==> job 3132 <==
==> flow/design.v <==
module fpadd (
    clk, reset, start,
    a, b,
    sum, 
    done
);
    input clk, reset, start;
    input [31:0] a, b;
    output [31:0] sum;
    output done;
    reg sign_a, sign_b, sign_r;
    reg [7:0] exp_a, exp_b, exp_r;
	reg [25:0] mant_a, mant_b;
    reg [25:0] mant_r;
	reg [31:0] sum;  
	reg done;
    reg [23:0] mant_sum;
    parameter IDLE = 3'b000;
    parameter SIGN = 3'b001;
    parameter SHIFT = 3'b010;
    parameter ADD = 3'b011;
	parameter RESSIGN = 3'b100;
    parameter NORM = 3'b101;
    parameter SEARCH = 3'b110;
	parameter FIN = 3'b111;
    reg[2:0] pres_state;
	always @(posedge clk) begin
	    if(reset) begin
			exp_a <= 0; exp_b <= 0; exp_r <= 0;
			mant_a <= 0; mant_b <= 0; mant_r <= 0;
			sign_a <= 0; sign_b <= 0; sign_r <= 0;
			done <= 0; sum <= 0; mant_sum <= 0;
    	end
    	else if(start) begin
	    	sign_a <= a[31];
	    	sign_b <= b[31];
			exp_a <= a[30:23];
			exp_b <= b[30:23];
			mant_a <= {3'b001, a[22:0]};  
			mant_b <= {3'b001, b[22:0]};  
	    	done <= 0;
	    	pres_state <= IDLE;
	    end
	    else begin
	    	case(pres_state)
			IDLE:  
	    	begin
		    	if ((exp_a == 8'b0) && (mant_a[22:0] == 22'b0 && mant_a[23] == 1'b1)) begin
					sum <= {sign_b, exp_b, mant_b[22:0]};
					done <= 1;
					pres_state <= FIN;
		    	end
	    		else if ((exp_b == 8'b0) && (mant_b[22:0] == 22'b0 && mant_b[23] == 1'b1)) begin
					sum <= {sign_a, exp_a, mant_a[22:0]};
					done <= 1;
					pres_state <= FIN;
		    	end
				else if (exp_a == 8'b11111111) begin
					sum <= {sign_a, exp_a, mant_a[22:0]};
					done <= 1;
					pres_state <= FIN;
				end
				else if (exp_b == 8'b11111111) begin
					sum <= {sign_b, exp_b, mant_b[22:0]};
					done <= 1;
					pres_state <= FIN;
				end
				else begin
					pres_state <= SIGN;
				end
			end	
			SIGN:  
			begin
				if (sign_a) begin
					mant_a <= ~mant_a + 1;
				end	
				if (sign_b) begin
					mant_b <= ~mant_b + 1;
				end	
				pres_state <= SHIFT;
			end
			SHIFT:  
			begin
				if(exp_a > exp_b) begin
					mant_b <= {sign_b, mant_b[25:1]};  
					exp_b <= exp_b + 1;
					exp_r <= exp_a;
				end
				else if(exp_a < exp_b) begin
					mant_a <= {sign_a, mant_a[25:1]};  
					exp_a <= exp_a + 1;
					exp_r <= exp_b;
				end
				else
					exp_r <= exp_a;
				pres_state <= (exp_a == exp_b) ? ADD : pres_state;
			end
			ADD:  
			begin
				mant_r <= mant_a + mant_b;
				pres_state <= RESSIGN;
			end
			RESSIGN:  
			begin
				if (mant_r[25] == 1) begin
					sign_r <= 1;
					mant_r <= -mant_r;
				end else begin
					sign_r <= 0;
				end
				pres_state <= NORM;
			end
			NORM:  
			begin
				if (mant_r == 0) begin
					exp_r <= 0;
					pres_state <= FIN;
				end else if ((mant_r[24] == 0) && (mant_r[23] == 1)) begin
					pres_state <= FIN;
				end else if (mant_r[24] == 1) begin
					mant_r <= mant_r >> 1;
					exp_r  <= exp_r + 1;
					pres_state <= FIN;
				end else
					pres_state <= SEARCH;
			end
			SEARCH:  
			begin
				if(mant_r[23] != 1) begin
					mant_r <= mant_r << 1;
					exp_r  <= exp_r - 1;
					pres_state <= SEARCH;
				end else
					pres_state <= FIN;
			end
			FIN:
			begin
				if (!done) begin
					sum <= {sign_r, exp_r, {mant_r[22:0]}};
					done <= 1;
				end
			end
			endcase
	    end
	end
endmodule
==> flow/run.sh <==
#!/bin/bash
# the make line also repeats each setting of config.mk as NAME=value (left out here)
make -C /OpenROAD-flow-scripts/flow DESIGN_CONFIG=/design/flow/config.mk WORK_HOME=/design/flow/orfs CLKGATE_MAP_FILE= finish
==> flow/config.mk <==
export PLATFORM = sky130hd
export DESIGN_NAME = fpadd
export DESIGN_NICKNAME = fpadd
export VERILOG_FILES = /design/flow/design.v
export SDC_FILE = /design/flow/constraint.sdc
export NUM_CORES = 4
export LEC_CHECK = 0
export ABC_AREA = 0
export CAP_MARGIN = 40
export CELL_PAD_IN_SITES_DETAIL_PLACEMENT = 2
export CORE_MARGIN = 6
export CORE_UTILIZATION = 72
export CTS_CLUSTER_DIAMETER = 123
export GPL_ROUTABILITY_DRIVEN = 0
export GPL_TIMING_DRIVEN = 0
export MAX_ROUTING_LAYER = met5
export SETUP_SLACK_MARGIN = 0.25
export SLEW_MARGIN = 20
==> flow/constraint.sdc <==
create_clock -name core_clock -period 4.55 [get_ports {clk}]
set_input_delay 0.9100 -clock core_clock [delete_from_list [all_inputs] [get_ports {clk}]]
set_output_delay 0.9100 -clock core_clock [all_outputs]
set_load 0.01 [all_outputs]
==> job 6918 (differences from job 3132) <==
==> flow/config.mk (replaced) <==
export PLATFORM = sky130hd
export DESIGN_NAME = fpadd
export DESIGN_NICKNAME = fpadd
export VERILOG_FILES = /design/flow/design.v
export SDC_FILE = /design/flow/constraint.sdc
export NUM_CORES = 4
export LEC_CHECK = 0
export ABC_AREA = 0
export CAP_MARGIN = 0
export CORE_MARGIN = 2
export CORE_UTILIZATION = 72
export CTS_CLUSTER_DIAMETER = 373
export CTS_CLUSTER_SIZE = 100
export SLEW_MARGIN = 20
export TNS_END_PERCENT = 5
==> flow/constraint.sdc (replaced) <==
create_clock -name core_clock -period 2.49 [get_ports {clk}]
set_input_delay 0.4980 -clock core_clock [delete_from_list [all_inputs] [get_ports {clk}]]
set_output_delay 0.4980 -clock core_clock [all_outputs]
set_load 0.01 [all_outputs]
==> job 9691 (differences from job 3132) <==
==> flow/config.mk (replaced) <==
export PLATFORM = sky130hd
export DESIGN_NAME = fpadd
export DESIGN_NICKNAME = fpadd
export VERILOG_FILES = /design/flow/design.v
export SDC_FILE = /design/flow/constraint.sdc
export NUM_CORES = 4
export LEC_CHECK = 0
export ABC_AREA = 0
export CAP_MARGIN = 20
export CORE_MARGIN = 2
export CORE_UTILIZATION = 68
export CTS_CLUSTER_DIAMETER = 363
export CTS_CLUSTER_SIZE = 37
export HOLD_SLACK_MARGIN = -0.09
export SLEW_MARGIN = 20
==> flow/constraint.sdc (replaced) <==
create_clock -name core_clock -period 2.33 [get_ports {clk}]
set_input_delay 0.4660 -clock core_clock [delete_from_list [all_inputs] [get_ports {clk}]]
set_output_delay 0.4660 -clock core_clock [all_outputs]
set_load 0.01 [all_outputs]
==> comparison table <==
| quantity | job 9691 | job 3132 | job 6918 |
|---|---|---|---|
| Number of cells after detailed placement | 1927 | - | 1834 |
| Cell total in the yosys stat output | 1472 | 1472 | 1472 |
| Top cell area share | 0.265 | 0.265 | 0.265 |
| Die area | 0.0171 mm^2 | 0.0183 mm^2 | 0.0162 mm^2 |
| Die X-Extent | 131 um | 135 um | 127 um |
| Tally of yosys warning messages | 1 | 1 | 1 |
| Placed wire-length estimate after detailed placement | 30.3 mm | - | 29.2 mm |
| Post-synthesis cell type with the largest combined area | dfxtp_1 | dfxtp_1 | dfxtp_1 |
| Synth Seq Share | 0.268 | 0.268 | 0.268 |
| Outcome | aborted with a tool error | aborted with a tool error | aborted with a tool error |
| Stage where the flow stopped | clock tree synthesis (4_1_cts) | detailed placement (3_5_place_dp) | global routing (5_1_grt) |
| Minimum setup slack after placement | -352 ps | - | -236 ps |
| Aoi/oai-family share of the synthesized area | 0.322 | 0.322 | 0.322 |
| Placeable core area | 0.0158 mm^2 | 0.0146 mm^2 | 0.0150 mm^2 |
| Count of port buffers added during placement | 99 | 99 | 99 |
| Library cell with the highest instance count after synthesis | dfxtp_1 | dfxtp_1 | dfxtp_1 |
| Final weighted congestion in routability-driven placement | 1.04 | - | 1.03 |
| Average instance area after synthesis | 7.43 um^2 | 7.43 um^2 | 7.43 um^2 |
| Standard-cell row count | 46 | 44 | 45 |
| Overall die height | 131 um | 135 um | 127 um |
| Floorplan utilization | 0.691 | 0.747 | 0.727 |
| Placed instance area | 0.0139 mm^2 | - | 0.0132 mm^2 |
